// UT_TOP
module UT_TOP (
    clk, rst_n, in_valid, in_time,
    out_valid, out_display, out_day
);
Size in the first run: ~6300 cells after synthesis, ~250 flip-flops, about 41000 um^2 of cells after synthesis.
clock: 10.6 ns
lec_check: 0
cap_margin: 35
cell_pad_in_sites_detail_placement: 1
core_aspect_ratio: 0.96
core_margin: 2
core_utilization: 15
cts_cluster_diameter: 158
gpl_routability_driven: 0
hold_slack_margin: 0.05
max_routing_layer: met4
min_routing_layer: met2
place_density_lb_addon: 0.09
slew_margin: 20
run.sh (not shown) runs the stock make flow with config.mk's settings and CLKGATE_MAP_FILE=.
The baseline finished with negative setup slack left.
Edit:
==> flow/config.mk (replaced) <==
export PLATFORM = sky130hd
export DESIGN_NAME = UT_TOP
export DESIGN_NICKNAME = UT_TOP
export VERILOG_FILES = /design/flow/design.v
export SDC_FILE = /design/flow/constraint.sdc
export NUM_CORES = 4
export LEC_CHECK = 0
export CAP_MARGIN = 5
export CORE_MARGIN = 2
export CORE_UTILIZATION = 72
export CTS_CLUSTER_SIZE = 68
export PLACE_DENSITY_LB_ADDON = 0.0
export SETUP_SLACK_MARGIN = -0.9
export SLEW_MARGIN = 40
==> flow/constraint.sdc (replaced) <==
create_clock -name core_clock -period 12.3 [get_ports {clk}]
set_input_delay 2.4600 -clock core_clock [delete_from_list [all_inputs] [get_ports {clk}]]
set_output_delay 2.4600 -clock core_clock [all_outputs]
set_load 0.01 [all_outputs]
The new run completed, yet does not pass: negative setup slack.
Via count fell by a quarter to a third.
Hold slack loses 0.0046 ns.
Count of clock-buffer cells in the layout fell by 15.
Edit:
==> flow/config.mk (replaced) <==
export PLATFORM = sky130hd
export DESIGN_NAME = UT_TOP
export DESIGN_NICKNAME = UT_TOP
export VERILOG_FILES = /design/flow/design.v
export SDC_FILE = /design/flow/constraint.sdc
export NUM_CORES = 4
export LEC_CHECK = 0
export CAP_MARGIN = 20
export CORE_ASPECT_RATIO = 1.15
export CORE_MARGIN = 2
export CORE_UTILIZATION = 18
export CTS_CLUSTER_DIAMETER = 168
export GPL_ROUTABILITY_DRIVEN = 1
export PLACE_DENSITY_LB_ADDON = 0.28
export SETUP_SLACK_MARGIN = -2.0
export SLEW_MARGIN = 20
export TNS_END_PERCENT = 50
==> flow/constraint.sdc (replaced) <==
create_clock -name core_clock -period 21.0 [get_ports {clk}]
set_input_delay 4.2000 -clock core_clock [delete_from_list [all_inputs] [get_ports {clk}]]
set_output_delay 4.2000 -clock core_clock [all_outputs]
set_load 0.01 [all_outputs]
The new run finished clean.
Final area grows by a few percent.
Setup slack gains 4.4 ns.
Core utilization drops by 59 points.
Synthesized cell count stays the same.
Wire length climbs by roughly a tenth.
Register-to-register slack is better by 4.4 ns.
Clock-buffer cell count increases by 12.
Edit:
--- a/flow/config.mk
+++ b/flow/config.mk
@@ -7,7 +7,9 @@
 export LEC_CHECK = 0
-export CAP_MARGIN = 20
+export ABC_AREA = 1
+export CAP_MARGIN = 5
 export CORE_ASPECT_RATIO = 1.15
 export CORE_MARGIN = 2
-export CORE_UTILIZATION = 18
-export CTS_CLUSTER_DIAMETER = 168
+export CORE_UTILIZATION = 71
+export CTS_CLUSTER_DIAMETER = 260
+export CTS_CLUSTER_SIZE = 17
 export GPL_ROUTABILITY_DRIVEN = 1
==> flow/constraint.sdc (replaced) <==
create_clock -name core_clock -period 10.4 [get_ports {clk}]
set_input_delay 2.0800 -clock core_clock [delete_from_list [all_inputs] [get_ports {clk}]]
set_output_delay 2.0800 -clock core_clock [all_outputs]
set_load 0.01 [all_outputs]
Outcome: Now the flow stopped in global routing with GRT-0232. Synthesized cell count increases by 7.2%. Die area decreases by 75%. Synthesized area decreases by 4.5%.
Edit:
==> flow/config.mk (replaced) <==
export PLATFORM = sky130hd
export DESIGN_NAME = UT_TOP
export DESIGN_NICKNAME = UT_TOP
export VERILOG_FILES = /design/flow/design.v
export SDC_FILE = /design/flow/constraint.sdc
export NUM_CORES = 4
export LEC_CHECK = 0
export CAP_MARGIN = 15
export CORE_MARGIN = 2
export CORE_UTILIZATION = 72
export MAX_ROUTING_LAYER = met4
export SETUP_SLACK_MARGIN = -0.83
export SLEW_MARGIN = 20
==> flow/constraint.sdc (replaced) <==
create_clock -name core_clock -period 11.8 [get_ports {clk}]
set_input_delay 2.3600 -clock core_clock [delete_from_list [all_inputs] [get_ports {clk}]]
set_output_delay 2.3600 -clock core_clock [all_outputs]
set_load 0.01 [all_outputs]
The changed run ran to the end with violations: negative setup slack.
Die size went up by 3.2%.
Area after synthesis went up by 4.7%.
Synthesized cell count went down by 6.7%.

* * *

red:
Starting RTL as in the previous note.
## UT_TOP
module UT_TOP (
    clk, rst_n, in_valid, in_time,
    out_valid, out_display, out_day
);
input clk, rst_n, in_valid;
input [30:0] in_time;
output reg out_valid;
output reg [3:0] out_display;
output reg [2:0] out_day;
parameter IDLE = 0;
parameter INPUT = 1;
parameter CAL = 2;
parameter OUTPUT = 3;
reg [1:0] next_state, current_state;
reg [4:0] count;
reg [4:0] four_year_span;
reg [1:0] leap_count;  
reg [30:0] in_time_reg;
reg [26:0] four_year;
reg [24:0] one_year;
reg [21:0] month;
reg [17:0] date;
reg [17:0] hour;
reg [5:0] minute;
reg [5:0] second;
reg [10:0] year_ip_in;
reg [3:0] month_ip_in;
reg [4:0] date_ip_in;
reg [4:0] hour_ip_in;
reg [5:0] minute_ip_in;
reg [5:0] second_ip_in;
reg [11:0] bin;
wire [15:0] bout;
reg [2:0] out_day_reg;  
reg [15:0] year_ip_out;
reg [7:0] month_ip_out, date_ip_out, hour_ip_out, minute_ip_out, second_ip_out;
always@ (posedge clk or negedge rst_n) begin
  if(!rst_n)
    current_state <= IDLE;
  else
    current_state <= next_state;
end
always@ (*) begin
    case(current_state)
    IDLE: begin
        if(in_valid)
            next_state = CAL;
        else
            next_state = IDLE;
    end
    CAL: begin
        if(count == 17)
            next_state = IDLE;
        else
            next_state = CAL;
    end
    default: next_state = current_state;
    endcase
end
  ...
Settings: LEC_CHECK=0, ABC_AREA=1, CAP_MARGIN=20, CELL_PAD_IN_SITES_DETAIL_PLACEMENT=2, CORE_ASPECT_RATIO=0.66, CORE_MARGIN=8, CORE_UTILIZATION=35, CTS_CLUSTER_DIAMETER=168, GPL_ROUTABILITY_DRIVEN=1, HOLD_SLACK_MARGIN=-0.01, MAX_ROUTING_LAYER=met5, MIN_ROUTING_LAYER=met2, SLEW_MARGIN=20, TNS_END_PERCENT=80; clock period 21.0 ns.
Stage in which a tool error killed red: global routing.
Relative to red, the following input files were edited for blue:
==> flow/config.mk <==
export PLATFORM = sky130hd
export DESIGN_NAME = UT_TOP
export DESIGN_NICKNAME = UT_TOP
export VERILOG_FILES = /design/flow/design.v
export SDC_FILE = /design/flow/constraint.sdc
export NUM_CORES = 4
export LEC_CHECK = 0
export CAP_MARGIN = 20
export CORE_MARGIN = 2
export CORE_UTILIZATION = 65
export PLACE_DENSITY_LB_ADDON = 0.0
export SETUP_SLACK_MARGIN = 3.81
export SLEW_MARGIN = 40
==> flow/constraint.sdc <==
create_clock -name core_clock -period 14.5 [get_ports {clk}]
set_input_delay 2.9000 -clock core_clock [delete_from_list [all_inputs] [get_ports {clk}]]
set_output_delay 2.9000 -clock core_clock [all_outputs]
set_load 0.01 [all_outputs]
==> results <==
Per the final summary, blue finished and its layout is clean on timing, DRC and antenna.
blue reports a higher netlist area before placement than red does.
Placed instance area, blue and red: lower on red
blue against red: number of buffers created by CTS picked up an extra 3.3%; total instance count after detailed placement lost 16%.
Area of the synthesized netlist per yosys stat, blue and red, higher one = blue.
Routability-driven placement congestion ratio delta for blue relative to red: 0.11 lower
blue vs red: row count down by a little under 10%
Between red and blue, the flow reports area of the die decreasing by more than a quarter.
Post-detailed-placement half-perimeter wirelength for blue: 89,000 um down relative to red
In the metrics for blue and red, the one carrying the lower setup fix buffers added after clock tree synthesis is red.
In blue, minimum setup slack after placement is lower than in red.
What green does differently from blue at the input level:
-- flow/config.mk --
<<< blue, line 10
export CORE_UTILIZATION = 65
export PLACE_DENSITY_LB_ADDON = 0.0
export SETUP_SLACK_MARGIN = 3.81
export SLEW_MARGIN = 40
>>> green, line 10
export CORE_UTILIZATION = 66
export SETUP_SLACK_MARGIN = 3.51
export SLEW_MARGIN = 20
==> flow/constraint.sdc <==
create_clock -name core_clock -period 13.9 [get_ports {clk}]
set_input_delay 2.7800 -clock core_clock [delete_from_list [all_inputs] [get_ports {clk}]]
set_output_delay 2.7800 -clock core_clock [all_outputs]
set_load 0.01 [all_outputs]
==> comparison <==
The final report for green shows a completed flow and a layout that fails verification, specifically setup timing. The highest cell delay on the worst timing path on blue is in line with that on green. Routed wire in green totals more than in blue.
The inputs of orange differ from those of green as listed below.
-- flow/config.mk --
<<< green, line 9
>>> orange, line 9
export CORE_ASPECT_RATIO = 0.57
<<< green, line 10
export CORE_UTILIZATION = 66
export SETUP_SLACK_MARGIN = 3.51
>>> orange, line 11
export CORE_UTILIZATION = 40
export CTS_CLUSTER_DIAMETER = 392
<<< green, line 13
>>> orange, line 14
export TNS_END_PERCENT = 10
==> flow/constraint.sdc <==
create_clock -name core_clock -period 20.0 [get_ports {clk}]
set_input_delay 4.0000 -clock core_clock [delete_from_list [all_inputs] [get_ports {clk}]]
set_output_delay 4.0000 -clock core_clock [all_outputs]
set_load 0.01 [all_outputs]
Notes after the runs:
- orange went all the way through synthesis, placement and routing and the layout is clean on timing, DRC and antenna.
- Cells: orange has more instances than green
- orange — number of buffers inserted during clock tree synthesis 2 lower, green as reference
- The instance area after placement of orange exceeds that of green by 1.5%.
- First-iteration DRC count in orange vs green: up 402
- orange packs its core more loosely than green.
- Area of all placed cells without fillers ends up higher on green.
- The combinational fraction of the cell area in orange was lower than what green gave.
